File: flow/config.mk
export PLATFORM = sky130hd
export DESIGN_NAME = mult16_top
export DESIGN_NICKNAME = mult16_top
export VERILOG_FILES = /design/flow/design.v
export SDC_FILE = /design/flow/constraint.sdc
export NUM_CORES = 4
export LEC_CHECK = 0
export ABC_AREA = 1
export CAP_MARGIN = 20
export CELL_PAD_IN_SITES_DETAIL_PLACEMENT = 0
export CELL_PAD_IN_SITES_GLOBAL_PLACEMENT = 1
export CORE_ASPECT_RATIO = 0.99
export CORE_MARGIN = 9
export CORE_UTILIZATION = 64
export CTS_CLUSTER_DIAMETER = 321
export GPL_TIMING_DRIVEN = 1
export PLACE_DENSITY = 0.63
export SETUP_SLACK_MARGIN = -0.8
export SLEW_MARGIN = 20
export TNS_END_PERCENT = 35
File: flow/run.sh
#!/bin/bash
# the make line also repeats each setting of config.mk as NAME=value (left out here)
make -C /OpenROAD-flow-scripts/flow DESIGN_CONFIG=/design/flow/config.mk WORK_HOME=/design/flow/orfs CLKGATE_MAP_FILE= finish
File: flow/constraint.sdc
create_clock -name core_clock -period 18.2 [get_ports {clk}]
set_input_delay 3.6400 -clock core_clock [delete_from_list [all_inputs] [get_ports {clk}]]
set_output_delay 3.6400 -clock core_clock [all_outputs]
set_load 0.01 [all_outputs]
File: flow/design.v
module mult16_top (
  input         clk,
  input  [15:0] a,
  input  [15:0] b,
  output [31:0] p
);
  reg  [15:0] a_r, b_r;
  reg  [31:0] p_r;
  wire [31:0] o;
  multiplier_16bit u_mul (.a(a_r), .b(b_r), .o(o));
  always @(posedge clk) begin
    a_r <= a;
    b_r <= b;
    p_r <= o;
  end
  assign p = p_r;
endmodule

module ha(input a, b, output sum, cout);
  assign {cout, sum} = a + b;
endmodule
module fa(input a, b, cin, output sum, cout);
  assign {cout, sum} = a + b + cin;
endmodule
module multiplier_16bit(input [15:0] a, b, output [31:0] o);
  wire [254:0] c;
  wire [209:0] s;
  assign o[0] = a[0] & b[0];
  ha ha1(.a(a[1]&b[0]), .b(a[0]&b[1]), .sum(o[1]), .cout(c[0]));
  ha ha2(.a(a[2]&b[0]), .b(a[1]&b[1]), .sum(s[0]), .cout(c[1]));
  ha ha3(.a(a[3]&b[0]), .b(a[2]&b[1]), .sum(s[1]), .cout(c[2]));
  ha ha4(.a(a[4]&b[0]), .b(a[3]&b[1]), .sum(s[2]), .cout(c[3]));
  ha ha5(.a(a[5]&b[0]), .b(a[4]&b[1]), .sum(s[3]), .cout(c[4]));
  ha ha6(.a(a[6]&b[0]), .b(a[5]&b[1]), .sum(s[4]), .cout(c[5]));
  ha ha7(.a(a[7]&b[0]), .b(a[6]&b[1]), .sum(s[5]), .cout(c[6]));
  ha ha8(.a(a[8]&b[0]), .b(a[7]&b[1]), .sum(s[6]), .cout(c[7]));
  ha ha9(.a(a[9]&b[0]), .b(a[8]&b[1]), .sum(s[7]), .cout(c[8]));
  ha ha10(.a(a[10]&b[0]), .b(a[9]&b[1]), .sum(s[8]), .cout(c[9]));
  ha ha11(.a(a[11]&b[0]), .b(a[10]&b[1]), .sum(s[9]), .cout(c[10]));
  ha ha12(.a(a[12]&b[0]), .b(a[11]&b[1]), .sum(s[10]), .cout(c[11]));
  ha ha13(.a(a[13]&b[0]), .b(a[12]&b[1]), .sum(s[11]), .cout(c[12]));
  ha ha14(.a(a[14]&b[0]), .b(a[13]&b[1]), .sum(s[12]), .cout(c[13]));
  ha ha15(.a(a[15]&b[0]), .b(a[14]&b[1]), .sum(s[13]), .cout(c[14]));
  fa fa1(.a(a[0]&b[2]), .b(s[0]), .cin(c[0]), .sum(o[2]), .cout(c[15]));
  fa fa2(.a(a[1]&b[2]), .b(s[1]), .cin(c[1]), .sum(s[14]), .cout(c[16]));
  fa fa3(.a(a[2]&b[2]), .b(s[2]), .cin(c[2]), .sum(s[15]), .cout(c[17]));
  fa fa4(.a(a[3]&b[2]), .b(s[3]), .cin(c[3]), .sum(s[16]), .cout(c[18]));
  fa fa5(.a(a[4]&b[2]), .b(s[4]), .cin(c[4]), .sum(s[17]), .cout(c[19]));
  fa fa6(.a(a[5]&b[2]), .b(s[5]), .cin(c[5]), .sum(s[18]), .cout(c[20]));
  fa fa7(.a(a[6]&b[2]), .b(s[6]), .cin(c[6]), .sum(s[19]), .cout(c[21]));
  fa fa8(.a(a[7]&b[2]), .b(s[7]), .cin(c[7]), .sum(s[20]), .cout(c[22]));
  fa fa9(.a(a[8]&b[2]), .b(s[8]), .cin(c[8]), .sum(s[21]), .cout(c[23]));
  fa fa10(.a(a[9]&b[2]), .b(s[9]), .cin(c[9]), .sum(s[22]), .cout(c[24]));
  fa fa11(.a(a[10]&b[2]), .b(s[10]), .cin(c[10]), .sum(s[23]), .cout(c[25]));
  fa fa12(.a(a[11]&b[2]), .b(s[11]), .cin(c[11]), .sum(s[24]), .cout(c[26]));
  fa fa13(.a(a[12]&b[2]), .b(s[12]), .cin(c[12]), .sum(s[25]), .cout(c[27]));
  fa fa14(.a(a[13]&b[2]), .b(s[13]), .cin(c[13]), .sum(s[26]), .cout(c[28]));
  fa fa15(.a(a[14]&b[2]), .b(a[15]&b[1]), .cin(c[14]), .sum(s[27]), .cout(c[29]));
  fa fa16(.a(a[0]&b[3]), .b(s[14]), .cin(c[15]), .sum(o[3]), .cout(c[30]));
  fa fa17(.a(a[1]&b[3]), .b(s[15]), .cin(c[16]), .sum(s[28]), .cout(c[31]));
  fa fa18(.a(a[2]&b[3]), .b(s[16]), .cin(c[17]), .sum(s[29]), .cout(c[32]));
  fa fa19(.a(a[3]&b[3]), .b(s[17]), .cin(c[18]), .sum(s[30]), .cout(c[33]));
  fa fa20(.a(a[4]&b[3]), .b(s[18]), .cin(c[19]), .sum(s[31]), .cout(c[34]));
  fa fa21(.a(a[5]&b[3]), .b(s[19]), .cin(c[20]), .sum(s[32]), .cout(c[35]));
  fa fa22(.a(a[6]&b[3]), .b(s[20]), .cin(c[21]), .sum(s[33]), .cout(c[36]));
  fa fa23(.a(a[7]&b[3]), .b(s[21]), .cin(c[22]), .sum(s[34]), .cout(c[37]));
  fa fa24(.a(a[8]&b[3]), .b(s[22]), .cin(c[23]), .sum(s[35]), .cout(c[38]));
  fa fa25(.a(a[9]&b[3]), .b(s[23]), .cin(c[24]), .sum(s[36]), .cout(c[39]));
  fa fa26(.a(a[10]&b[3]), .b(s[24]), .cin(c[25]), .sum(s[37]), .cout(c[40]));
  fa fa27(.a(a[11]&b[3]), .b(s[25]), .cin(c[26]), .sum(s[38]), .cout(c[41]));
  fa fa28(.a(a[12]&b[3]), .b(s[26]), .cin(c[27]), .sum(s[39]), .cout(c[42]));
  fa fa29(.a(a[13]&b[3]), .b(s[27]), .cin(c[28]), .sum(s[40]), .cout(c[43]));
  fa fa30(.a(a[14]&b[3]), .b(a[15]&b[2]), .cin(c[29]), .sum(s[41]), .cout(c[44]));
  fa fa31(.a(a[0]&b[4]), .b(s[28]), .cin(c[30]), .sum(o[4]), .cout(c[45]));
  fa fa32(.a(a[1]&b[4]), .b(s[29]), .cin(c[31]), .sum(s[42]), .cout(c[46]));
  fa fa33(.a(a[2]&b[4]), .b(s[30]), .cin(c[32]), .sum(s[43]), .cout(c[47]));
  fa fa34(.a(a[3]&b[4]), .b(s[31]), .cin(c[33]), .sum(s[44]), .cout(c[48]));
  fa fa35(.a(a[4]&b[4]), .b(s[32]), .cin(c[34]), .sum(s[45]), .cout(c[49]));
  fa fa36(.a(a[5]&b[4]), .b(s[33]), .cin(c[35]), .sum(s[46]), .cout(c[50]));
  fa fa37(.a(a[6]&b[4]), .b(s[34]), .cin(c[36]), .sum(s[47]), .cout(c[51]));
  fa fa38(.a(a[7]&b[4]), .b(s[35]), .cin(c[37]), .sum(s[48]), .cout(c[52]));
  fa fa39(.a(a[8]&b[4]), .b(s[36]), .cin(c[38]), .sum(s[49]), .cout(c[53]));
  fa fa40(.a(a[9]&b[4]), .b(s[37]), .cin(c[39]), .sum(s[50]), .cout(c[54]));
  fa fa41(.a(a[10]&b[4]), .b(s[38]), .cin(c[40]), .sum(s[51]), .cout(c[55]));
  fa fa42(.a(a[11]&b[4]), .b(s[39]), .cin(c[41]), .sum(s[52]), .cout(c[56]));
  fa fa43(.a(a[12]&b[4]), .b(s[40]), .cin(c[42]), .sum(s[53]), .cout(c[57]));
  fa fa44(.a(a[13]&b[4]), .b(s[41]), .cin(c[43]), .sum(s[54]), .cout(c[58]));
  fa fa45(.a(a[14]&b[4]), .b(a[15]&b[3]), .cin(c[44]), .sum(s[55]), .cout(c[59]));
  fa fa46(.a(a[0]&b[5]), .b(s[42]), .cin(c[45]), .sum(o[5]), .cout(c[60]));
  fa fa47(.a(a[1]&b[5]), .b(s[43]), .cin(c[46]), .sum(s[56]), .cout(c[61]));
  fa fa48(.a(a[2]&b[5]), .b(s[44]), .cin(c[47]), .sum(s[57]), .cout(c[62]));
  fa fa49(.a(a[3]&b[5]), .b(s[45]), .cin(c[48]), .sum(s[58]), .cout(c[63]));
  fa fa50(.a(a[4]&b[5]), .b(s[46]), .cin(c[49]), .sum(s[59]), .cout(c[64]));
  fa fa51(.a(a[5]&b[5]), .b(s[47]), .cin(c[50]), .sum(s[60]), .cout(c[65]));
  fa fa52(.a(a[6]&b[5]), .b(s[48]), .cin(c[51]), .sum(s[61]), .cout(c[66]));
  fa fa53(.a(a[7]&b[5]), .b(s[49]), .cin(c[52]), .sum(s[62]), .cout(c[67]));
  fa fa54(.a(a[8]&b[5]), .b(s[50]), .cin(c[53]), .sum(s[63]), .cout(c[68]));
  fa fa55(.a(a[9]&b[5]), .b(s[51]), .cin(c[54]), .sum(s[64]), .cout(c[69]));
  fa fa56(.a(a[10]&b[5]), .b(s[52]), .cin(c[55]), .sum(s[65]), .cout(c[70]));
  fa fa57(.a(a[11]&b[5]), .b(s[53]), .cin(c[56]), .sum(s[66]), .cout(c[71]));
  fa fa58(.a(a[12]&b[5]), .b(s[54]), .cin(c[57]), .sum(s[67]), .cout(c[72]));
  fa fa59(.a(a[13]&b[5]), .b(s[55]), .cin(c[58]), .sum(s[68]), .cout(c[73]));
  fa fa60(.a(a[14]&b[5]), .b(a[15]&b[4]), .cin(c[59]), .sum(s[69]), .cout(c[74]));
  fa fa61(.a(a[0]&b[6]), .b(s[56]), .cin(c[60]), .sum(o[6]), .cout(c[75]));
  fa fa62(.a(a[1]&b[6]), .b(s[57]), .cin(c[61]), .sum(s[70]), .cout(c[76]));
  fa fa63(.a(a[2]&b[6]), .b(s[58]), .cin(c[62]), .sum(s[71]), .cout(c[77]));
  fa fa64(.a(a[3]&b[6]), .b(s[59]), .cin(c[63]), .sum(s[72]), .cout(c[78]));
  fa fa65(.a(a[4]&b[6]), .b(s[60]), .cin(c[64]), .sum(s[73]), .cout(c[79]));
  fa fa66(.a(a[5]&b[6]), .b(s[61]), .cin(c[65]), .sum(s[74]), .cout(c[80]));
  fa fa67(.a(a[6]&b[6]), .b(s[62]), .cin(c[66]), .sum(s[75]), .cout(c[81]));
  fa fa68(.a(a[7]&b[6]), .b(s[63]), .cin(c[67]), .sum(s[76]), .cout(c[82]));
  fa fa69(.a(a[8]&b[6]), .b(s[64]), .cin(c[68]), .sum(s[77]), .cout(c[83]));
  fa fa70(.a(a[9]&b[6]), .b(s[65]), .cin(c[69]), .sum(s[78]), .cout(c[84]));
  fa fa71(.a(a[10]&b[6]), .b(s[66]), .cin(c[70]), .sum(s[79]), .cout(c[85]));
  fa fa72(.a(a[11]&b[6]), .b(s[67]), .cin(c[71]), .sum(s[80]), .cout(c[86]));
  fa fa73(.a(a[12]&b[6]), .b(s[68]), .cin(c[72]), .sum(s[81]), .cout(c[87]));
  fa fa74(.a(a[13]&b[6]), .b(s[69]), .cin(c[73]), .sum(s[82]), .cout(c[88]));
  fa fa75(.a(a[14]&b[6]), .b(a[15]&b[5]), .cin(c[74]), .sum(s[83]), .cout(c[89]));
  fa fa76(.a(a[0]&b[7]), .b(s[70]), .cin(c[75]), .sum(o[7]), .cout(c[90]));
  fa fa77(.a(a[1]&b[7]), .b(s[71]), .cin(c[76]), .sum(s[84]), .cout(c[91]));
  fa fa78(.a(a[2]&b[7]), .b(s[72]), .cin(c[77]), .sum(s[85]), .cout(c[92]));
  fa fa79(.a(a[3]&b[7]), .b(s[73]), .cin(c[78]), .sum(s[86]), .cout(c[93]));
  fa fa80(.a(a[4]&b[7]), .b(s[74]), .cin(c[79]), .sum(s[87]), .cout(c[94]));
  fa fa81(.a(a[5]&b[7]), .b(s[75]), .cin(c[80]), .sum(s[88]), .cout(c[95]));
  fa fa82(.a(a[6]&b[7]), .b(s[76]), .cin(c[81]), .sum(s[89]), .cout(c[96]));
  fa fa83(.a(a[7]&b[7]), .b(s[77]), .cin(c[82]), .sum(s[90]), .cout(c[97]));
  fa fa84(.a(a[8]&b[7]), .b(s[78]), .cin(c[83]), .sum(s[91]), .cout(c[98]));
  fa fa85(.a(a[9]&b[7]), .b(s[79]), .cin(c[84]), .sum(s[92]), .cout(c[99]));
  fa fa86(.a(a[10]&b[7]), .b(s[80]), .cin(c[85]), .sum(s[93]), .cout(c[100]));
  fa fa87(.a(a[11]&b[7]), .b(s[81]), .cin(c[86]), .sum(s[94]), .cout(c[101]));
  fa fa88(.a(a[12]&b[7]), .b(s[82]), .cin(c[87]), .sum(s[95]), .cout(c[102]));
  fa fa89(.a(a[13]&b[7]), .b(s[83]), .cin(c[88]), .sum(s[96]), .cout(c[103]));
  fa fa90(.a(a[14]&b[7]), .b(a[15]&b[6]), .cin(c[89]), .sum(s[97]), .cout(c[104]));
  fa fa91(.a(a[0]&b[8]), .b(s[84]), .cin(c[90]), .sum(o[8]), .cout(c[105]));
  fa fa92(.a(a[1]&b[8]), .b(s[85]), .cin(c[91]), .sum(s[98]), .cout(c[106]));
  fa fa93(.a(a[2]&b[8]), .b(s[86]), .cin(c[92]), .sum(s[99]), .cout(c[107]));
  fa fa94(.a(a[3]&b[8]), .b(s[87]), .cin(c[93]), .sum(s[100]), .cout(c[108]));
  fa fa95(.a(a[4]&b[8]), .b(s[88]), .cin(c[94]), .sum(s[101]), .cout(c[109]));
  fa fa96(.a(a[5]&b[8]), .b(s[89]), .cin(c[95]), .sum(s[102]), .cout(c[110]));
  fa fa97(.a(a[6]&b[8]), .b(s[90]), .cin(c[96]), .sum(s[103]), .cout(c[111]));
  fa fa98(.a(a[7]&b[8]), .b(s[91]), .cin(c[97]), .sum(s[104]), .cout(c[112]));
  fa fa99(.a(a[8]&b[8]), .b(s[92]), .cin(c[98]), .sum(s[105]), .cout(c[113]));
  fa fa100(.a(a[9]&b[8]), .b(s[93]), .cin(c[99]), .sum(s[106]), .cout(c[114]));
  fa fa101(.a(a[10]&b[8]), .b(s[94]), .cin(c[100]), .sum(s[107]), .cout(c[115]));
  fa fa102(.a(a[11]&b[8]), .b(s[95]), .cin(c[101]), .sum(s[108]), .cout(c[116]));
  fa fa103(.a(a[12]&b[8]), .b(s[96]), .cin(c[102]), .sum(s[109]), .cout(c[117]));
  fa fa104(.a(a[13]&b[8]), .b(s[97]), .cin(c[103]), .sum(s[110]), .cout(c[118]));
  fa fa105(.a(a[14]&b[8]), .b(a[15]&b[7]), .cin(c[104]), .sum(s[111]), .cout(c[119]));
  fa fa106(.a(a[0]&b[9]), .b(s[98]), .cin(c[105]), .sum(o[9]), .cout(c[120]));
  fa fa107(.a(a[1]&b[9]), .b(s[99]), .cin(c[106]), .sum(s[112]), .cout(c[121]));
  fa fa108(.a(a[2]&b[9]), .b(s[100]), .cin(c[107]), .sum(s[113]), .cout(c[122]));
  fa fa109(.a(a[3]&b[9]), .b(s[101]), .cin(c[108]), .sum(s[114]), .cout(c[123]));
  fa fa110(.a(a[4]&b[9]), .b(s[102]), .cin(c[109]), .sum(s[115]), .cout(c[124]));
  fa fa111(.a(a[5]&b[9]), .b(s[103]), .cin(c[110]), .sum(s[116]), .cout(c[125]));
  fa fa112(.a(a[6]&b[9]), .b(s[104]), .cin(c[111]), .sum(s[117]), .cout(c[126]));
  fa fa113(.a(a[7]&b[9]), .b(s[105]), .cin(c[112]), .sum(s[118]), .cout(c[127]));
  fa fa114(.a(a[8]&b[9]), .b(s[106]), .cin(c[113]), .sum(s[119]), .cout(c[128]));
  fa fa115(.a(a[9]&b[9]), .b(s[107]), .cin(c[114]), .sum(s[120]), .cout(c[129]));
  fa fa116(.a(a[10]&b[9]), .b(s[108]), .cin(c[115]), .sum(s[121]), .cout(c[130]));
  fa fa117(.a(a[11]&b[9]), .b(s[109]), .cin(c[116]), .sum(s[122]), .cout(c[131]));
  fa fa118(.a(a[12]&b[9]), .b(s[110]), .cin(c[117]), .sum(s[123]), .cout(c[132]));
  fa fa119(.a(a[13]&b[9]), .b(s[111]), .cin(c[118]), .sum(s[124]), .cout(c[133]));
  fa fa120(.a(a[14]&b[9]), .b(a[15]&b[8]), .cin(c[119]), .sum(s[125]), .cout(c[134]));
  fa fa121(.a(a[0]&b[10]), .b(s[112]), .cin(c[120]), .sum(o[10]), .cout(c[135]));
  fa fa122(.a(a[1]&b[10]), .b(s[113]), .cin(c[121]), .sum(s[126]), .cout(c[136]));
  fa fa123(.a(a[2]&b[10]), .b(s[114]), .cin(c[122]), .sum(s[127]), .cout(c[137]));
  fa fa124(.a(a[3]&b[10]), .b(s[115]), .cin(c[123]), .sum(s[128]), .cout(c[138]));
  fa fa125(.a(a[4]&b[10]), .b(s[116]), .cin(c[124]), .sum(s[129]), .cout(c[139]));
  fa fa126(.a(a[5]&b[10]), .b(s[117]), .cin(c[125]), .sum(s[130]), .cout(c[140]));
  fa fa127(.a(a[6]&b[10]), .b(s[118]), .cin(c[126]), .sum(s[131]), .cout(c[141]));
  fa fa128(.a(a[7]&b[10]), .b(s[119]), .cin(c[127]), .sum(s[132]), .cout(c[142]));
  fa fa129(.a(a[8]&b[10]), .b(s[120]), .cin(c[128]), .sum(s[133]), .cout(c[143]));
  fa fa130(.a(a[9]&b[10]), .b(s[121]), .cin(c[129]), .sum(s[134]), .cout(c[144]));
  fa fa131(.a(a[10]&b[10]), .b(s[122]), .cin(c[130]), .sum(s[135]), .cout(c[145]));
  fa fa132(.a(a[11]&b[10]), .b(s[123]), .cin(c[131]), .sum(s[136]), .cout(c[146]));
  fa fa133(.a(a[12]&b[10]), .b(s[124]), .cin(c[132]), .sum(s[137]), .cout(c[147]));
  fa fa134(.a(a[13]&b[10]), .b(s[125]), .cin(c[133]), .sum(s[138]), .cout(c[148]));
  fa fa135(.a(a[14]&b[10]), .b(a[15]&b[9]), .cin(c[134]), .sum(s[139]), .cout(c[149]));
  fa fa136(.a(a[0]&b[11]), .b(s[126]), .cin(c[135]), .sum(o[11]), .cout(c[150]));
  fa fa137(.a(a[1]&b[11]), .b(s[127]), .cin(c[136]), .sum(s[140]), .cout(c[151]));
  fa fa138(.a(a[2]&b[11]), .b(s[128]), .cin(c[137]), .sum(s[141]), .cout(c[152]));
  fa fa139(.a(a[3]&b[11]), .b(s[129]), .cin(c[138]), .sum(s[142]), .cout(c[153]));
  fa fa140(.a(a[4]&b[11]), .b(s[130]), .cin(c[139]), .sum(s[143]), .cout(c[154]));
  fa fa141(.a(a[5]&b[11]), .b(s[131]), .cin(c[140]), .sum(s[144]), .cout(c[155]));
  fa fa142(.a(a[6]&b[11]), .b(s[132]), .cin(c[141]), .sum(s[145]), .cout(c[156]));
  fa fa143(.a(a[7]&b[11]), .b(s[133]), .cin(c[142]), .sum(s[146]), .cout(c[157]));
  fa fa144(.a(a[8]&b[11]), .b(s[134]), .cin(c[143]), .sum(s[147]), .cout(c[158]));
  fa fa145(.a(a[9]&b[11]), .b(s[135]), .cin(c[144]), .sum(s[148]), .cout(c[159]));
  fa fa146(.a(a[10]&b[11]), .b(s[136]), .cin(c[145]), .sum(s[149]), .cout(c[160]));
  fa fa147(.a(a[11]&b[11]), .b(s[137]), .cin(c[146]), .sum(s[150]), .cout(c[161]));
  fa fa148(.a(a[12]&b[11]), .b(s[138]), .cin(c[147]), .sum(s[151]), .cout(c[162]));
  fa fa149(.a(a[13]&b[11]), .b(s[139]), .cin(c[148]), .sum(s[152]), .cout(c[163]));
  fa fa150(.a(a[14]&b[11]), .b(a[15]&b[10]), .cin(c[149]), .sum(s[153]), .cout(c[164]));
  fa fa151(.a(a[0]&b[12]), .b(s[140]), .cin(c[150]), .sum(o[12]), .cout(c[165]));
  fa fa152(.a(a[1]&b[12]), .b(s[141]), .cin(c[151]), .sum(s[154]), .cout(c[166]));
  fa fa153(.a(a[2]&b[12]), .b(s[142]), .cin(c[152]), .sum(s[155]), .cout(c[167]));
  fa fa154(.a(a[3]&b[12]), .b(s[143]), .cin(c[153]), .sum(s[156]), .cout(c[168]));
  fa fa155(.a(a[4]&b[12]), .b(s[144]), .cin(c[154]), .sum(s[157]), .cout(c[169]));
  fa fa156(.a(a[5]&b[12]), .b(s[145]), .cin(c[155]), .sum(s[158]), .cout(c[170]));
  fa fa157(.a(a[6]&b[12]), .b(s[146]), .cin(c[156]), .sum(s[159]), .cout(c[171]));
  fa fa158(.a(a[7]&b[12]), .b(s[147]), .cin(c[157]), .sum(s[160]), .cout(c[172]));
  fa fa159(.a(a[8]&b[12]), .b(s[148]), .cin(c[158]), .sum(s[161]), .cout(c[173]));
  fa fa160(.a(a[9]&b[12]), .b(s[149]), .cin(c[159]), .sum(s[162]), .cout(c[174]));
  fa fa161(.a(a[10]&b[12]), .b(s[150]), .cin(c[160]), .sum(s[163]), .cout(c[175]));
  fa fa162(.a(a[11]&b[12]), .b(s[151]), .cin(c[161]), .sum(s[164]), .cout(c[176]));
  fa fa163(.a(a[12]&b[12]), .b(s[152]), .cin(c[162]), .sum(s[165]), .cout(c[177]));
  fa fa164(.a(a[13]&b[12]), .b(s[153]), .cin(c[163]), .sum(s[166]), .cout(c[178]));
  fa fa165(.a(a[14]&b[12]), .b(a[15]&b[11]), .cin(c[164]), .sum(s[167]), .cout(c[179]));
  fa fa166(.a(a[0]&b[13]), .b(s[154]), .cin(c[165]), .sum(o[13]), .cout(c[180]));
  fa fa167(.a(a[1]&b[13]), .b(s[155]), .cin(c[166]), .sum(s[168]), .cout(c[181]));
  fa fa168(.a(a[2]&b[13]), .b(s[156]), .cin(c[167]), .sum(s[169]), .cout(c[182]));
  fa fa169(.a(a[3]&b[13]), .b(s[157]), .cin(c[168]), .sum(s[170]), .cout(c[183]));
  fa fa170(.a(a[4]&b[13]), .b(s[158]), .cin(c[169]), .sum(s[171]), .cout(c[184]));
  fa fa171(.a(a[5]&b[13]), .b(s[159]), .cin(c[170]), .sum(s[172]), .cout(c[185]));
  fa fa172(.a(a[6]&b[13]), .b(s[160]), .cin(c[171]), .sum(s[173]), .cout(c[186]));
  fa fa173(.a(a[7]&b[13]), .b(s[161]), .cin(c[172]), .sum(s[174]), .cout(c[187]));
  fa fa174(.a(a[8]&b[13]), .b(s[162]), .cin(c[173]), .sum(s[175]), .cout(c[188]));
  fa fa175(.a(a[9]&b[13]), .b(s[163]), .cin(c[174]), .sum(s[176]), .cout(c[189]));
  fa fa176(.a(a[10]&b[13]), .b(s[164]), .cin(c[175]), .sum(s[177]), .cout(c[190]));
  fa fa177(.a(a[11]&b[13]), .b(s[165]), .cin(c[176]), .sum(s[178]), .cout(c[191]));
  fa fa178(.a(a[12]&b[13]), .b(s[166]), .cin(c[177]), .sum(s[179]), .cout(c[192]));
  fa fa179(.a(a[13]&b[13]), .b(s[167]), .cin(c[178]), .sum(s[180]), .cout(c[193]));
  fa fa180(.a(a[14]&b[13]), .b(a[15]&b[12]), .cin(c[179]), .sum(s[181]), .cout(c[194]));
  fa fa181(.a(a[0]&b[14]), .b(s[168]), .cin(c[180]), .sum(o[14]), .cout(c[195]));
  fa fa182(.a(a[1]&b[14]), .b(s[169]), .cin(c[181]), .sum(s[182]), .cout(c[196]));
  fa fa183(.a(a[2]&b[14]), .b(s[170]), .cin(c[182]), .sum(s[183]), .cout(c[197]));
  fa fa184(.a(a[3]&b[14]), .b(s[171]), .cin(c[183]), .sum(s[184]), .cout(c[198]));
  fa fa185(.a(a[4]&b[14]), .b(s[172]), .cin(c[184]), .sum(s[185]), .cout(c[199]));
  fa fa186(.a(a[5]&b[14]), .b(s[173]), .cin(c[185]), .sum(s[186]), .cout(c[200]));
  fa fa187(.a(a[6]&b[14]), .b(s[174]), .cin(c[186]), .sum(s[187]), .cout(c[201]));
  fa fa188(.a(a[7]&b[14]), .b(s[175]), .cin(c[187]), .sum(s[188]), .cout(c[202]));
  fa fa189(.a(a[8]&b[14]), .b(s[176]), .cin(c[188]), .sum(s[189]), .cout(c[203]));
  fa fa190(.a(a[9]&b[14]), .b(s[177]), .cin(c[189]), .sum(s[190]), .cout(c[204]));
  fa fa191(.a(a[10]&b[14]), .b(s[178]), .cin(c[190]), .sum(s[191]), .cout(c[205]));
  fa fa192(.a(a[11]&b[14]), .b(s[179]), .cin(c[191]), .sum(s[192]), .cout(c[206]));
  fa fa193(.a(a[12]&b[14]), .b(s[180]), .cin(c[192]), .sum(s[193]), .cout(c[207]));
  fa fa194(.a(a[13]&b[14]), .b(s[181]), .cin(c[193]), .sum(s[194]), .cout(c[208]));
  fa fa195(.a(a[14]&b[14]), .b(a[15]&b[13]), .cin(c[194]), .sum(s[195]), .cout(c[209]));
  fa fa196(.a(a[0]&b[15]), .b(s[182]), .cin(c[195]), .sum(o[15]), .cout(c[210]));
  fa fa197(.a(a[1]&b[15]), .b(s[183]), .cin(c[196]), .sum(s[196]), .cout(c[211]));
  fa fa198(.a(a[2]&b[15]), .b(s[184]), .cin(c[197]), .sum(s[197]), .cout(c[212]));
  fa fa199(.a(a[3]&b[15]), .b(s[185]), .cin(c[198]), .sum(s[198]), .cout(c[213]));
  fa fa200(.a(a[4]&b[15]), .b(s[186]), .cin(c[199]), .sum(s[199]), .cout(c[214]));
  fa fa201(.a(a[5]&b[15]), .b(s[187]), .cin(c[200]), .sum(s[200]), .cout(c[215]));
  fa fa202(.a(a[6]&b[15]), .b(s[188]), .cin(c[201]), .sum(s[201]), .cout(c[216]));
  fa fa203(.a(a[7]&b[15]), .b(s[189]), .cin(c[202]), .sum(s[202]), .cout(c[217]));
  fa fa204(.a(a[8]&b[15]), .b(s[190]), .cin(c[203]), .sum(s[203]), .cout(c[218]));
  fa fa205(.a(a[9]&b[15]), .b(s[191]), .cin(c[204]), .sum(s[204]), .cout(c[219]));
  fa fa206(.a(a[10]&b[15]), .b(s[192]), .cin(c[205]), .sum(s[205]), .cout(c[220]));
  fa fa207(.a(a[11]&b[15]), .b(s[193]), .cin(c[206]), .sum(s[206]), .cout(c[221]));
  fa fa208(.a(a[12]&b[15]), .b(s[194]), .cin(c[207]), .sum(s[207]), .cout(c[222]));
  fa fa209(.a(a[13]&b[15]), .b(s[195]), .cin(c[208]), .sum(s[208]), .cout(c[223]));
  fa fa210(.a(a[14]&b[15]), .b(a[15]&b[14]), .cin(c[209]), .sum(s[209]), .cout(c[224]));
  ha ha16(.a(c[210]), .b(s[196]), .sum(o[16]), .cout(c[225]));
  fa fa211(.a(c[211]), .b(s[197]), .cin(c[225]), .sum(o[17]), .cout(c[226]));
  fa fa212(.a(c[212]), .b(s[198]), .cin(c[226]), .sum(o[18]), .cout(c[227]));
  fa fa213(.a(c[213]), .b(s[199]), .cin(c[227]), .sum(o[19]), .cout(c[228]));
  fa fa214(.a(c[214]), .b(s[200]), .cin(c[228]), .sum(o[20]), .cout(c[229]));
  fa fa215(.a(c[215]), .b(s[201]), .cin(c[229]), .sum(o[21]), .cout(c[230]));
  fa fa216(.a(c[216]), .b(s[202]), .cin(c[230]), .sum(o[22]), .cout(c[231]));
  fa fa217(.a(c[217]), .b(s[203]), .cin(c[231]), .sum(o[23]), .cout(c[232]));
  fa fa218(.a(c[218]), .b(s[204]), .cin(c[232]), .sum(o[24]), .cout(c[233]));
  fa fa219(.a(c[219]), .b(s[205]), .cin(c[233]), .sum(o[25]), .cout(c[234]));
  fa fa220(.a(c[220]), .b(s[206]), .cin(c[234]), .sum(o[26]), .cout(c[235]));
  fa fa221(.a(c[221]), .b(s[207]), .cin(c[235]), .sum(o[27]), .cout(c[236]));
  fa fa222(.a(c[222]), .b(s[208]), .cin(c[236]), .sum(o[28]), .cout(c[237]));
  fa fa223(.a(c[223]), .b(s[209]), .cin(c[237]), .sum(o[29]), .cout(c[238]));
  fa fa224(.a(c[224]), .b(a[15]&b[15]), .cin(c[238]), .sum(o[30]), .cout(o[31]));
endmodule
==> flow_summary.json, run 1 <==
{
  "status": "timing/DRC/antenna clean",
  "port_buffers": 64,
  "endpoint_kind": "flop",
  "post-route-util_pct": 69.9,
  "cts_tree": "done",
  "grt_pass1_vias": 5110,
  "crit_fanout": 16,
  "cts-hold-fix-buffers": 0,
  "clk_latency_ps": 350,
  "min_period_over_period_pct": 77.1,
  "finalMaxSlewViolations": 0,
  "nNetsFinal": 1017,
  "warnings": 28,
  "cp_top_family": "adder cells",
  "hold-path-endpoint": "p_r[0]",
  "globalplace.congestion": 0.760,
  "ys_sh_xor_pct": 0,
  "hold_viol": 0,
  "yosysTopAreaCell": "fa_1",
  "cts_resized": 0,
  "cts_root_buffer": "clkbuf_16",
  "cp_slowest_cell": "dfxtp_1",
  "core_area_sq_mm": 0.0122,
  "path_buffers": 5,
  "synth-main-ff-cell": "dfxtp_1",
  "skew_ps": 6.77,
  "ys_seq_share_pct": 16.0,
  "tightest_slew_ps": 657,
  "track_usage_pct": 16.0,
  "area_growth_pct": 6.43,
  "grt_setup_unrepaired": "no",
  "cp.required_ps": 18430,
  "synthArstFlopShare_pct": 0,
  "place_area_sq_mm": 0.00819,
  "crit_path_end": "p_r[30]",
  "r2r_end": "p_r[30]",
  "adder_share_pct": 58.4,
  "relSlewSlack_pct": 56.1,
  "topCombFamilyByArea": "adder cells",
  "synth_cell_type_count": 10,
  "yosys_warnings": 1,
  "max_stage_delay_ps": 670,
  "drc": 0,
  "ys_chip_area_sq_mm": 0.00802,
  "drt_pass1_iterations": 4,
  "io_pins": 65,
  "yosys-stat-cells": 733,
  "ys_sh_aoi_pct": 0,
  "area_leaders": "fa_1 56%, dfxtp_1 16%, nand2_1 12%",
  "clkSlewWorstSetupHoldPaths_ps": 60,
  "timing.setup.critical_path_class": "flop to flop",
  "final_area_sq_mm": 0.00854,
  "path_depth": 36,
  "clock_path_buffers": 2,
  "hpwlAfterDp_um": 10200,
  "drt_iter0_drc": 120,
  "r2r_slack_ps": 4170,
  "initial_utilization_pct": 65.7,
  "vias_per_cell": 4.99,
  "hp-start": "b_r[0]",
  "reg2regPathDepth": 36,
  "setup.worst_path.start": "b_r[0]",
  "top_cell": "nand2_1",
  "finalSetupTns_ps": 0,
  "finalHoldWorstSlack_ps": 698,
  "die_w_um": 131,
  "cp.arrival_ps": 14260,
  "rows": 40,
  "ys_sh_mux_pct": 0,
  "overflow": 0,
  "r2r_start": "b_r[0]",
  "top_cell_area_share_pct": 55.9,
  "ys.flops": 64,
  "fp_nets": 1006,
  "min_period_ps": 14030,
  "min_path_cells": 2,
  "grt_max_degree": 17,
  "simple_gate_share_pct": 12.0,
  "via_count": 4575,
  "edf_count": 0,
  "ant_nets": 0,
  "antenna_found_initial": 0,
  "synthTopCellsByCount": "254 x nand2_1, 224 x fa_1, 108 x inv_1",
  "clock.fmax_mhz": 71.3,
  "die_y_um": 129,
  "clock_sinks": 64,
  "cts_setup_buffers": 0,
  "postSynthCellCount": 733,
  "drv_cap": 0,
  "crit_top_cell": "fa_1",
  "dpl_worst_slack_ps": 4100,
  "wire_per_inst_um": 13.0,
  "hp-class": "flop to flop",
  "syn-mean-instance-area_sq_um": 10.9,
  "drt_wl_total_um": 12000,
  "chip_area_sq_mm": 0.0169,
  "start_kind": "flop",
  "setup_viol": 0,
  "num_antenna_cells": 0,
  "grt_first_pass_wirelength_um": 21800,
  "cts_buffers": 9,
  "h-tree-depth": 3,
  "syn-cell-area_sq_mm": 0.00802,
  "fin_ws_ps": 4170
}
==> layer usage <==
layer | wire, um | vias up | GRT usage, %
met2 | 6730 | 49 | 29.7
met4 | 141 | 0 | 4.61
met1 | 4640 | 2444 | 17.4
met3 | 459 | 12 | 4.44
li1 | - | 2070 | -
met5 | 0 | - | 0
==> metrics by stage <==
stage	instances
global route	917
CTS	917
finish	917
detailed placement	901
global placement	901
floorplan	733
==> area by class of cell <==
cell class              instances  area (sq um)
clock buffers                  11           243
clock inverters                 5           104
fillers                       978          3670
inverters                     109           409
multi-input cells             496          5650
flip-flops and latches         64          1280
well taps                     168           210
repair buffers                 64           641
==> run 2, diff against run 1 <==
- CELL_PAD_IN_SITES_DETAIL_PLACEMENT: 0 -> not set
- CELL_PAD_IN_SITES_GLOBAL_PLACEMENT: 1 -> not set
- CORE_ASPECT_RATIO: 0.99 -> not set
- CORE_MARGIN: 9 -> 2
- CORE_UTILIZATION: 64 -> 72
- CTS_CLUSTER_DIAMETER: 321 -> 96
- CTS_CLUSTER_SIZE: not set -> 41
- GPL_TIMING_DRIVEN: 1 -> not set
- PLACE_DENSITY: 0.63 -> not set
- PLACE_DENSITY_LB_ADDON: not set -> 0.06
- SETUP_SLACK_MARGIN: -0.8 -> not set
- TNS_END_PERCENT: 35 -> not set
- clock period: 18.2 -> 10.2 ns (I/O delays scaled with it)
==> run 2 against run 1 <==
Effect of this change: the layout now fails its checks (negative setup slack); maximum frequency rose by 12%; global-route usage rose by 9.2 points; core utilization rose by 11 points; largest cell class unchanged.
==> flow_summary.json, run 2 <==
{
  "status": "complete, but fails checks",
  "failed_checks": "negative setup slack",
  "warnings": 29,
  "via_count": 4827,
  "crit_path_end": "p_r[30]",
  "grt_setup_unrepaired": "yes",
  "cts_root_buffer": "clkbuf_8",
  "endpoint_kind": "flop",
  "max_stage_delay_ps": 560,
  "globalplace.congestion": 0.768,
  "synth_cell_type_count": 10,
  "fp_nets": 1006,
  "rows": 38,
  "fin_ws_ps": -2340,
  "r2r_end": "p_r[30]",
  "drt_wl_total_um": 13200,
  "ys.flops": 64,
  "cts-hold-fix-buffers": 0,
  "r2r_slack_ps": -2340,
  "setup.worst_path.start": "b_r[0]",
  "clock_path_buffers": 2,
  "r2r_start": "b_r[0]",
  "track_usage_pct": 25.3,
  "finalHoldWorstSlack_ps": 576,
  "clock_sinks": 64,
  "initial_utilization_pct": 74.0,
  "timing.setup.critical_path_class": "flop to flop",
  "postSynthCellCount": 733,
  "grt_pass1_vias": 5530,
  "h-tree-depth": 3,
  "start_kind": "flop",
  "skew_ps": 12.2,
  "drt_pass1_iterations": 4,
  "hpwlAfterDp_um": 10800,
  "edf_count": 0,
  "port_buffers": 64,
  "nNetsFinal": 1062,
  "area_growth_pct": 9.67,
  "grt_first_pass_wirelength_um": 22900,
  "min_period_ps": 12540,
  "cp_top_family": "adder cells",
  "min_period_over_period_pct": 123,
  "num_antenna_cells": 0,
  "grt_max_degree": 17,
  "synthArstFlopShare_pct": 0,
  "yosys_warnings": 1,
  "clkSlewWorstSetupHoldPaths_ps": 70,
  "ys_sh_mux_pct": 0,
  "synth-main-ff-cell": "dfxtp_1",
  "io_pins": 65,
  "adder_share_pct": 58.4,
  "cts_buffers": 9,
  "syn-mean-instance-area_sq_um": 10.9,
  "cp.arrival_ps": 12800,
  "n_fill_cell": 653,
  "relSlewSlack_pct": 56.0,
  "cp_slowest_cell": "fa_1",
  "chip_area_sq_mm": 0.0120,
  "simple_gate_share_pct": 12.0,
  "hp-start": "a_r[0]",
  "ys_sh_xor_pct": 0,
  "ys_sh_aoi_pct": 0,
  "wire_per_inst_um": 14.2,
  "ant_nets": 0,
  "yosysTopAreaCell": "fa_1",
  "path_buffers": 5,
  "top_cell_area_share_pct": 55.9,
  "hp-class": "flop to flop",
  "die_w_um": 110,
  "ys_chip_area_sq_mm": 0.00802,
  "drc": 0,
  "min_path_cells": 3,
  "tightest_slew_ps": 659,
  "hold-path-endpoint": "p_r[1]",
  "die_y_um": 110,
  "yosys-stat-cells": 733,
  "synthTopCellsByCount": "254 x nand2_1, 224 x fa_1, 108 x inv_1",
  "ys_seq_share_pct": 16.0,
  "area_leaders": "fa_1 56%, dfxtp_1 16%, nand2_1 12%",
  "path_depth": 36,
  "cp.required_ps": 10450,
  "drt_iter0_drc": 146,
  "core_area_sq_mm": 0.0108,
  "dpl_worst_slack_ps": -2590,
  "crit_fanout": 5,
  "top_cell": "nand2_1",
  "hold_viol": 0,
  "drv_cap": 0,
  "overflow": 0,
  "vias_per_cell": 5.18,
  "crit_top_cell": "fa_2",
  "clk_latency_ps": 370,
  "clock.fmax_mhz": 79.7,
  "setup_viol": 9,
  "topCombFamilyByArea": "adder cells",
  "cts_tree": "done",
  "finalMaxSlewViolations": 0,
  "antenna_found_initial": 0,
  "reg2regPathDepth": 36,
  "syn-cell-area_sq_mm": 0.00802
}
-- run 2: timing repair --
| item | 4_1_cts | 5_1_grt |
|---|---|---|
| setup buffers | 0 | 0 |
| pin swaps | 8 | 5 |
| resized | 28 | 11 |
| setup endpoints to repair | 10 | 10 |
-- run 2: per-stage QoR --
step	utilization, %	setup TNS [ps]	instance area, sq um	std cells
floorplan	-	-12890	8090	733
global placement	79.0	-12990	8560	918
detailed placement	79.0	-15130	8560	918
CTS	80.9	-13350	8770	932
global route	81.2	-15170	8800	932
finish	81.2	-12960	8800	932
-- run 2: area by class of cell --
cell class                      count  area [sq um]  share of cell area [%]
Multi-Input combinational cell    496          5780                    65.7
Sequential cell                    64          1290                    14.7
Inverter                          109           412                    4.68
Timing Repair Buffer              109           982                    11.2
Tap cell                          140           175                    1.99
Clock buffer                       13           149                    1.69
Clock inverter                      1          5.00                  0.0569
-- run 2: layer usage --
layer  global-route usage, %  up-vias  routed length, um
met4                    9.86        0                388
met2                    48.0       64               7740
met3                    5.75       32                368
li1                        -     2158                  -
met1                    27.0     2573               4710
met5                       0        -                  0
==> run 3, diff against run 2 <==
- CAP_MARGIN: 20 -> 5
- CORE_UTILIZATION: 72 -> 58
- CTS_CLUSTER_DIAMETER: 96 -> 328
- CTS_CLUSTER_SIZE: 41 -> 98
- PLACE_DENSITY: not set -> 0.42
- PLACE_DENSITY_LB_ADDON: 0.06 -> not set
- SLEW_MARGIN: 20 -> 5
- TNS_END_PERCENT: not set -> 5
- clock period: 10.2 -> 15.0 ns (I/O delays scaled with it)
==> run 3 against run 2 <==
Effect of this change: now clean on timing, DRC and antenna; worst setup slack better by 3300 ps; clock-buffer cell count fell by 1; global-route usage is 6.8 points lower; clock skew decreased by 7.7 ps; critical path type unchanged; critical endpoint unchanged; highest routed layer unchanged.
==> flow_summary.json, run 3 <==
{
  "die_w_um": 122,
  "cts_tree": "done",
  "core_area_sq_mm": 0.0134,
  "cts_resized": 0,
  "tightest_slew_ps": 639,
  "drt_wl_total_um": 11600,
  "hpwlAfterDp_um": 9840,
  "track_usage_pct": 18.5,
  "finalSetupTns_ps": 0,
  "clock_path_buffers": 2,
  "finalMaxSlewViolations": 0,
  "reg2regPathDepth": 36,
  "r2r_end": "p_r[30]",
  "path_depth": 36,
  "crit_top_cell": "fa_1",
  "hp-class": "flop to flop",
  "nNetsFinal": 1017,
  "ys_chip_area_sq_mm": 0.00802,
  "via_count": 4561,
  "initial_utilization_pct": 59.9,
  "h-tree-depth": 3,
  "setup_viol": 0,
  "die_y_um": 122,
  "ys_sh_xor_pct": 0,
  "endpoint_kind": "flop",
  "r2r_slack_ps": 920,
  "edf_count": 0,
  "clock_sinks": 64,
  "hold_viol": 0,
  "fin_ws_ps": 923,
  "overflow": 0,
  "status": "timing/DRC/antenna clean",
  "min_period_ps": 14080,
  "postSynthCellCount": 733,
  "adder_share_pct": 58.4,
  "ys.flops": 64,
  "cp.required_ps": 15220,
  "top_cell_area_share_pct": 55.9,
  "min_path_cells": 2,
  "vias_per_cell": 4.94,
  "yosysTopAreaCell": "fa_1",
  "cts_setup_buffers": 0,
  "synthArstFlopShare_pct": 0,
  "area_growth_pct": 5.65,
  "grt_first_pass_wirelength_um": 21700,
  "port_buffers": 64,
  "cts_buffers": 9,
  "cp_top_family": "adder cells",
  "path_buffers": 5,
  "ys_sh_aoi_pct": 0,
  "grt_pass1_vias": 5092,
  "r2r_start": "b_r[0]",
  "min_period_over_period_pct": 93.8,
  "final_area_sq_mm": 0.00848,
  "cts_root_buffer": "clkbuf_16",
  "grt_setup_unrepaired": "no",
  "relSlewSlack_pct": 57.3,
  "topCombFamilyByArea": "adder cells",
  "clkSlewWorstSetupHoldPaths_ps": 50,
  "globalplace.congestion": 0.742,
  "synth_cell_type_count": 10,
  "cp_slowest_cell": "dfxtp_1",
  "clock.fmax_mhz": 71.0,
  "timing.setup.critical_path_class": "flop to flop",
  "synthTopCellsByCount": "254 x nand2_1, 224 x fa_1, 108 x inv_1",
  "yosys_warnings": 1,
  "grt_max_degree": 17,
  "wire_per_inst_um": 12.5,
  "setup.worst_path.start": "b_r[0]",
  "warnings": 28,
  "fp_nets": 1006,
  "syn-mean-instance-area_sq_um": 10.9,
  "area_leaders": "fa_1 56%, dfxtp_1 16%, nand2_1 12%",
  "chip_area_sq_mm": 0.0148,
  "drv_cap": 0,
  "cp.arrival_ps": 14300,
  "dpl_worst_slack_ps": 869,
  "yosys-stat-cells": 733,
  "skew_ps": 4.43,
  "drt_pass1_iterations": 4,
  "start_kind": "flop",
  "ys_seq_share_pct": 16.0,
  "ant_nets": 0,
  "clk_latency_ps": 340,
  "crit_fanout": 16,
  "top_cell": "nand2_1",
  "hold-path-endpoint": "p_r[0]",
  "num_antenna_cells": 0,
  "ys_sh_mux_pct": 0,
  "synth-main-ff-cell": "dfxtp_1",
  "hp-start": "b_r[0]",
  "syn-cell-area_sq_mm": 0.00802,
  "io_pins": 65,
  "cts-hold-fix-buffers": 0,
  "post-route-util_pct": 63.2,
  "crit_path_end": "p_r[30]",
  "drt_iter0_drc": 144,
  "max_stage_delay_ps": 660,
  "antenna_found_initial": 0,
  "drc": 0,
  "place_area_sq_mm": 0.00820,
  "simple_gate_share_pct": 12.0,
  "rows": 42
}
run 3: area by class of cell:
type                       instances  area [sq um]
inverter                         109           409
clock inverter                     3          17.5
multi-input combinational        496          5650
fill                            1150          4920
timing repair buffer              64           641
clock buffer                      12           256
tap                              176           220
sequential                        64          1280
run 3: stage by stage:
stage | std cells | hold slack, ps
6_report | 924 | 706
5_1_grt | 924 | 766
3_3_place_gp | 909 | 704
2_1_floorplan | 733 | 521
3_5_place_dp | 909 | 698
4_1_cts | 924 | 704
run 3: layer usage:
layer / share of wire (%) / track usage (%)
met3: 2.6 / 3.28
met5: 0 / 0
met2: 56 / 34.2
met4: 1.6 / 6.54
met1: 39 / 21.6
==> run 4, diff against run 3 <==
- ABC_AREA: 1 -> 0
- CAP_MARGIN: 5 -> 40
- CELL_PAD_IN_SITES_DETAIL_PLACEMENT: not set -> 0
- CELL_PAD_IN_SITES_GLOBAL_PLACEMENT: not set -> 2
- CORE_ASPECT_RATIO: not set -> 1.72
- CORE_MARGIN: 2 -> 3
- CORE_UTILIZATION: 58 -> 59
- CTS_CLUSTER_DIAMETER: 328 -> not set
- CTS_CLUSTER_SIZE: 98 -> 17
- GPL_ROUTABILITY_DRIVEN: not set -> 1
- GPL_TIMING_DRIVEN: not set -> 1
- HOLD_SLACK_MARGIN: not set -> 0.13
- MAX_ROUTING_LAYER: not set -> met5
- MIN_ROUTING_LAYER: not set -> met2
- PLACE_DENSITY: 0.42 -> 0.8
- SLEW_MARGIN: 5 -> 20
- TNS_END_PERCENT: 5 -> not set
- clock period: 15.0 -> 7.91 ns (I/O delays scaled with it)
==> run 4 against run 3 <==
Effect of this change: the layout now fails its checks (negative setup slack); core utilization up 7.4 points; critical path depth is 1 lower; global-route usage is 10 points higher; maximum frequency up 12%; area after synthesis down 3.9%; clock skew increased by 6.8 ps; cell area grew 5.8%; register-to-register slack worse by 5600 ps; critical endpoint unchanged.
==> flow_summary.json, run 4 <==
{
  "drt_pass1_iterations": 5,
  "post-route-util_pct": 70.6,
  "globalplace.congestion": 0.761,
  "chip_area_sq_mm": 0.0145,
  "min_path_cells": 1,
  "relSlewSlack_pct": 58.6,
  "area_growth_pct": 16.4,
  "top_cell": "fa_1",
  "cp.required_ps": 8120,
  "ys_sh_mux_pct": 0,
  "edf_count": 0,
  "wire_per_inst_um": 14.2,
  "cts_root_buffer": "clkbuf_16",
  "r2r_end": "p_r[30]",
  "synthArstFlopShare_pct": 0,
  "grt_first_pass_wirelength_um": 22900,
  "cp.arrival_ps": 12760,
  "finalMaxSlewViolations": 0,
  "num_antenna_cells": 0,
  "max_stage_delay_ps": 550,
  "top_layer_used": "met4",
  "r2r_start": "b_r[1]",
  "yosys_warnings": 1,
  "path_buffers": 4,
  "ys_seq_share_pct": 16.6,
  "via_count": 5859,
  "synth-main-ff-cell": "dfxtp_1",
  "vias_per_cell": 6.35,
  "overflow": 0,
  "rows": 54,
  "clk_latency_ps": 330,
  "wl_met1_um": 0,
  "met2_wirelength_um": 9240,
  "fin_ws_ps": -4630,
  "hold_viol": 0,
  "crit_path_end": "p_r[30]",
  "clkSlewWorstSetupHoldPaths_ps": 60,
  "yosys-stat-cells": 674,
  "dr_wl_met3_um": 3190,
  "postSynthCellCount": 674,
  "ys_chip_area_sq_mm": 0.00771,
  "crit_top_cell": "fa_2",
  "grt_setup_unrepaired": "yes",
  "min_period_ps": 12540,
  "cp_top_family": "adder cells",
  "grt_max_degree": 17,
  "finalNonFillerCells": 923,
  "placed_cells": 906,
  "die_y_um": 156,
  "tightest_slew_ps": 620,
  "antenna_found_initial": 0,
  "grt_pass1_vias": 7214,
  "simple_gate_share_pct": 13.9,
  "h-tree-depth": 3,
  "ant_nets": 0,
  "initial_utilization_pct": 60.7,
  "r2r_slack_ps": -4630,
  "timing.setup.critical_path_class": "flop to flop",
  "path_depth": 35,
  "ys.flops": 64,
  "dpl_worst_slack_ps": -4880,
  "warnings": 32,
  "topCombFamilyByArea": "adder cells",
  "clock_sinks": 64,
  "drt_wl_total_um": 13100,
  "clock_path_buffers": 2,
  "fp_nets": 947,
  "drc": 0,
  "crit_fanout": 5,
  "failed_checks": "negative setup slack",
  "setup_viol": 16,
  "skew_ps": 11.2,
  "synthTopCellsByCount": "224 x fa_1, 218 x nand2_1, 71 x inv_1",
  "port_buffers": 64,
  "syn-cell-area_sq_mm": 0.00771,
  "syn-mean-instance-area_sq_um": 11.4,
  "hold-path-endpoint": "p_r[0]",
  "drv_cap": 0,
  "hpwlAfterDp_um": 11300,
  "drt_iter0_drc": 602,
  "finalHoldWorstSlack_ps": 538,
  "min_period_over_period_pct": 159,
  "setup.worst_path.start": "b_r[1]",
  "top_cell_area_share_pct": 58.2,
  "adder_share_pct": 60.8,
  "die_w_um": 93.1,
  "core_area_sq_mm": 0.0127,
  "track_usage_pct": 28.7,
  "cp_slowest_cell": "fa_2",
  "nNetsFinal": 1023,
  "start_kind": "flop",
  "io_pins": 65,
  "ys_sh_xor_pct": 0,
  "finalSetupTns_ps": -41100,
  "reg2regPathDepth": 35,
  "synth_cell_type_count": 10,
  "cts_buffers": 9,
  "status": "complete, but fails checks",
  "ys_sh_aoi_pct": 0,
  "hp-class": "flop to flop",
  "hp-start": "a_r[0]",
  "clock.fmax_mhz": 79.7,
  "cts_tree": "done",
  "yosysTopAreaCell": "fa_1",
  "endpoint_kind": "flop",
  "area_leaders": "fa_1 58%, dfxtp_1 17%, nand2_1 11%"
}
[run 4: final cells by class]
class | instances | area, sq um
clock buffer | 11 | 243
clock inverter | 5 | 80.1
fill | 1013 | 3730
inverter | 71 | 267
multi-input combinational | 496 | 5880
sequential | 64 | 1290
tap | 168 | 210
timing repair buffer | 108 | 1010
[run 4: timing repair]
action                     CTS  global route
gates cloned                 0             0
hold endpoints to repair     0             0
setup endpoints to repair   16            17
pin swaps                    7             0
resized                     23             7
buffers inserted             1             0
hold buffers                 0             0
[run 4: layer usage]
layer	track usage, %	vias up
met5	0	-
met2	41.7	1176
li1	-	2079
met1	-	2527
met4	6.71	0
met3	29.5	77
[run 4: metrics by stage]
stage / cell area (sq um)
after global routing: 8970
after floorplan: 7760
after global placement: 8570
final: 8970
after CTS: 8950
after detailed placement: 8570
==> run 5, diff against run 4 <==
- ABC_AREA: 0 -> 1
- CAP_MARGIN: 40 -> 0
- CELL_PAD_IN_SITES_DETAIL_PLACEMENT: 0 -> not set
- CELL_PAD_IN_SITES_GLOBAL_PLACEMENT: 2 -> not set
- CORE_ASPECT_RATIO: 1.72 -> not set
- CORE_MARGIN: 3 -> 2
- CORE_UTILIZATION: 59 -> 72
- CTS_CLUSTER_DIAMETER: not set -> 348
- CTS_CLUSTER_SIZE: 17 -> 10
- GPL_ROUTABILITY_DRIVEN: 1 -> not set
- GPL_TIMING_DRIVEN: 1 -> not set
- HOLD_SLACK_MARGIN: 0.13 -> not set
- MAX_ROUTING_LAYER: met5 -> not set
- MIN_ROUTING_LAYER: met2 -> not set
- PLACE_DENSITY: 0.8 -> not set
- SETUP_SLACK_MARGIN: not set -> 1.34
- clock period: 7.91 -> 6.15 ns (I/O delays scaled with it)
==> run 5 against run 4 <==
Effect of this change: the layout still fails its checks (negative setup slack); clock skew about the same; synthesized cell count grew 8.8%; register-to-register slack worse by 1700 ps; critical endpoint unchanged; sequential share of layout area down 0.15 points; die area shrank 17%; critical path depth up 1; area after synthesis up 4.1%.
==> flow_summary.json, run 5 <==
{
  "ys_seq_share_pct": 16.0,
  "yosys-stat-cells": 733,
  "crit_top_cell": "fa_2",
  "min_period_over_period_pct": 203,
  "relSlewSlack_pct": 74.7,
  "area_growth_pct": 13.7,
  "cts_root_buffer": "clkbuf_8",
  "hp-class": "flop to flop",
  "adder_share_pct": 58.4,
  "failed_checks": "negative setup slack",
  "setup.worst_path.start": "b_r[1]",
  "ys_sh_aoi_pct": 0,
  "min_period_ps": 12500,
  "grt_setup_unrepaired": "yes",
  "nNetsFinal": 1080,
  "skew_ps": 11.4,
  "cp.required_ps": 6410,
  "postSynthCellCount": 733,
  "clock_sinks": 64,
  "drt_iter0_drc": 165,
  "initial_utilization_pct": 74.0,
  "cts_buffers": 9,
  "drv_cap": 0,
  "path_depth": 36,
  "status": "complete, but fails checks",
  "core_area_sq_mm": 0.0108,
  "clock_path_buffers": 2,
  "synth-main-ff-cell": "dfxtp_1",
  "drc": 0,
  "grt_first_pass_wirelength_um": 22700,
  "num_antenna_cells": 0,
  "r2r_slack_ps": -6350,
  "clk_latency_ps": 370,
  "r2r_start": "b_r[1]",
  "syn-mean-instance-area_sq_um": 10.9,
  "via_count": 4946,
  "globalplace.congestion": 0.802,
  "port_buffers": 64,
  "hold-path-endpoint": "p_r[0]",
  "synth_cell_type_count": 10,
  "hp-start": "a_r[0]",
  "area_leaders": "fa_1 56%, dfxtp_1 16%, nand2_1 12%",
  "top_cell_area_share_pct": 55.9,
  "vias_per_cell": 5.21,
  "hold_viol": 0,
  "yosysTopAreaCell": "fa_1",
  "yosys_warnings": 1,
  "r2r_end": "p_r[30]",
  "tightest_slew_ps": 379,
  "grt_max_degree": 15,
  "cts-hold-fix-buffers": 0,
  "timing.setup.critical_path_class": "flop to flop",
  "path_buffers": 5,
  "syn-cell-area_sq_mm": 0.00802,
  "dpl_worst_slack_ps": -6610,
  "ys_chip_area_sq_mm": 0.00802,
  "hpwlAfterDp_um": 11000,
  "ys_sh_xor_pct": 0,
  "io_pins": 65,
  "wire_per_inst_um": 14.3,
  "rows": 38,
  "antenna_found_initial": 0,
  "setup_viol": 20,
  "fin_ws_ps": -6350,
  "fp_nets": 1006,
  "finalMaxSlewViolations": 0,
  "n_fill_cell": 601,
  "cts_tree": "done",
  "chip_area_sq_mm": 0.0120,
  "max_stage_delay_ps": 550,
  "track_usage_pct": 25.0,
  "clock.fmax_mhz": 80.0,
  "start_kind": "flop",
  "crit_fanout": 5,
  "cp_slowest_cell": "fa_2",
  "ys.flops": 64,
  "cp_top_family": "adder cells",
  "ys_sh_mux_pct": 0,
  "crit_path_end": "p_r[30]",
  "place_area_sq_mm": 0.00868,
  "overflow": 0,
  "reg2regPathDepth": 36,
  "top_cell": "nand2_1",
  "clkSlewWorstSetupHoldPaths_ps": 70,
  "endpoint_kind": "flop",
  "synthTopCellsByCount": "254 x nand2_1, 224 x fa_1, 108 x inv_1",
  "finalSetupTns_ps": -72190,
  "ant_nets": 0,
  "topCombFamilyByArea": "adder cells",
  "drt_pass1_iterations": 7,
  "cp.arrival_ps": 12760,
  "die_w_um": 110,
  "min_path_cells": 2,
  "drt_wl_total_um": 13600,
  "grt_pass1_vias": 5433,
  "edf_count": 0,
  "die_y_um": 110,
  "synthArstFlopShare_pct": 0,
  "warnings": 31,
  "h-tree-depth": 3,
  "final_area_sq_mm": 0.00912,
  "simple_gate_share_pct": 12.0
}
-- run 5: what timing repair did --
item / CTS / global route
pin swaps: 12 / 5
setup endpoints to repair: 23 / 23
resized: 76 / 32
buffers inserted: 1 / 1
-- run 5: final cells by class --
cell class / instances / area [sq um] / area share, %
multi-input combinational: 496 / 5960 / 65.3
inverter: 109 / 412 / 4.51
sequential: 64 / 1290 / 14.2
clock buffer: 13 / 149 / 1.63
tap: 140 / 175 / 1.92
timing repair buffer: 127 / 1130 / 12.4
clock inverter: 1 / 5.00 / 0.0549
-- run 5: stage by stage --
stage | instances | util (%) | hold slack [ps]
final | 950 | 84.1 | 470
after global routing | 950 | 84.1 | 514
after CTS | 949 | 83.4 | 472
after detailed placement | 934 | 80.1 | 464
after global placement | 934 | 80.1 | 476
after floorplan | 733 | - | 521
-- run 5: layer usage --
layer / track usage, % / vias to the layer above / routed length, um
met3: 4.68 / 28 / 389
met4: 10.2 / 0 / 378
met1: 28.1 / 2633 / 4930
li1: - / 2200 / -
met5: 0 / - / 0
met2: 46.6 / 85 / 7900
==> run 6, diff against run 5 <==
- CAP_MARGIN: 0 -> 35
- CTS_CLUSTER_DIAMETER: 348 -> 103
- CTS_CLUSTER_SIZE: 10 -> 40
- SETUP_SLACK_MARGIN: 1.34 -> -0.75
- clock period: 6.15 -> 9.82 ns (I/O delays scaled with it)
==> run 6 against run 5 <==
Effect of this change: still fails the layout checks on negative setup slack; synthesized cell count stayed put; worst setup slack better by 3600 ps; first-iteration DRC count is 6.1% lower; clock skew is 2.4 ps higher; wire length is 6.0% lower; global-route usage is 0.082 points higher; final cell count is 1.4% lower; clock-buffer cell count stayed put; critical path type unchanged; highest routed layer unchanged.
==> flow_summary.json, run 6 <==
{
  "synth_cell_type_count": 10,
  "crit_fanout": 5,
  "r2r_end": "p_r[30]",
  "ys_sh_xor_pct": 0,
  "hp-class": "flop to flop",
  "simple_gate_share_pct": 12.0,
  "synthArstFlopShare_pct": 0,
  "cts_root_buffer": "clkbuf_8",
  "syn-mean-instance-area_sq_um": 10.9,
  "drv_cap": 0,
  "via_count": 4827,
  "cp_slowest_cell": "fa_2",
  "rows": 38,
  "top_cell_area_share_pct": 55.9,
  "nNetsFinal": 1065,
  "r2r_slack_ps": -2720,
  "ys.flops": 64,
  "start_kind": "flop",
  "antenna_found_initial": 0,
  "adder_share_pct": 58.4,
  "status": "complete, but fails checks",
  "skew_ps": 13.8,
  "die_y_um": 110,
  "hold_viol": 0,
  "clk_latency_ps": 370,
  "globalplace.congestion": 0.786,
  "ys_sh_mux_pct": 0,
  "grt_setup_unrepaired": "yes",
  "grt_first_pass_wirelength_um": 22700,
  "synthTopCellsByCount": "254 x nand2_1, 224 x fa_1, 108 x inv_1",
  "fp_nets": 1006,
  "cts_buffers": 9,
  "warnings": 31,
  "max_stage_delay_ps": 560,
  "overflow": 0,
  "area_leaders": "fa_1 56%, dfxtp_1 16%, nand2_1 12%",
  "hpwlAfterDp_um": 10700,
  "min_period_ps": 12540,
  "finalHoldWorstSlack_ps": 505,
  "hold-path-endpoint": "p_r[0]",
  "path_depth": 37,
  "drt_iter0_drc": 155,
  "vias_per_cell": 5.15,
  "cp.required_ps": 10080,
  "ys_sh_aoi_pct": 0,
  "yosysTopAreaCell": "fa_1",
  "relSlewSlack_pct": 56.4,
  "syn-cell-area_sq_mm": 0.00802,
  "topCombFamilyByArea": "adder cells",
  "wire_per_inst_um": 13.6,
  "clock_sinks": 64,
  "cp.arrival_ps": 12790,
  "final_area_sq_mm": 0.00882,
  "min_period_over_period_pct": 128,
  "finalMaxSlewViolations": 0,
  "tightest_slew_ps": 653,
  "drc": 0,
  "track_usage_pct": 25.1,
  "initial_utilization_pct": 74.0,
  "min_path_cells": 2,
  "clkSlewWorstSetupHoldPaths_ps": 80,
  "ys_seq_share_pct": 16.0,
  "drt_wl_total_um": 12800,
  "place_area_sq_mm": 0.00858,
  "io_pins": 65,
  "hp-start": "a_r[0]",
  "path_buffers": 6,
  "failed_checks": "negative setup slack",
  "crit_path_end": "p_r[30]",
  "grt_max_degree": 17,
  "setup_viol": 10,
  "num_antenna_cells": 0,
  "core_area_sq_mm": 0.0108,
  "die_w_um": 110,
  "h-tree-depth": 3,
  "crit_top_cell": "fa_2",
  "grt_pass1_vias": 5405,
  "ys_chip_area_sq_mm": 0.00802,
  "yosys_warnings": 1,
  "r2r_start": "b_r[1]",
  "clock.fmax_mhz": 79.8,
  "finalSetupTns_ps": -16400,
  "fin_ws_ps": -2720,
  "edf_count": 0,
  "timing.setup.critical_path_class": "flop to flop",
  "cts-hold-fix-buffers": 0,
  "drt_pass1_iterations": 4,
  "postSynthCellCount": 733,
  "cp_top_family": "adder cells",
  "cts_tree": "done",
  "area_growth_pct": 9.93,
  "top_cell": "nand2_1",
  "port_buffers": 64,
  "ant_nets": 0,
  "synth-main-ff-cell": "dfxtp_1",
  "clock_path_buffers": 2,
  "reg2regPathDepth": 37,
  "chip_area_sq_mm": 0.0120,
  "yosys-stat-cells": 733,
  "setup.worst_path.start": "b_r[1]",
  "endpoint_kind": "flop"
}
-- run 6: repair_timing --
action	4_1_cts	5_1_grt
setup buffers	0	0
endpoints found under the setup margin	8	9
resized	26	4
pin swaps	8	0
-- run 6: per-stage QoR --
stage                     util [%]  cells  setup WS (ps)
after floorplan                  -    733          -2690
after global placement        79.2    921          -2720
after detailed placement      79.2    921          -2890
after CTS                     81.3    937          -2680
after global routing          81.4    937          -3000
final                         81.4    937          -2720
-- run 6: cell type report --
cell class,instances,area (sq um)
tap,140,175
sequential,64,1290
multi-input combinational,496,5770
fill,649,2020
clock buffer,13,149
clock inverter,3,17.5
timing repair buffer,112,1000
inverter,109,409
-- run 6: per-layer routing --
metal  global-route usage, %  wire (um)  vias up
met5                       0          0        -
met4                    11.2        382        0
met3                    4.68        428       30
met2                    46.4       7390       85
met1                    28.1       4590     2545
li1                        -          -     2167
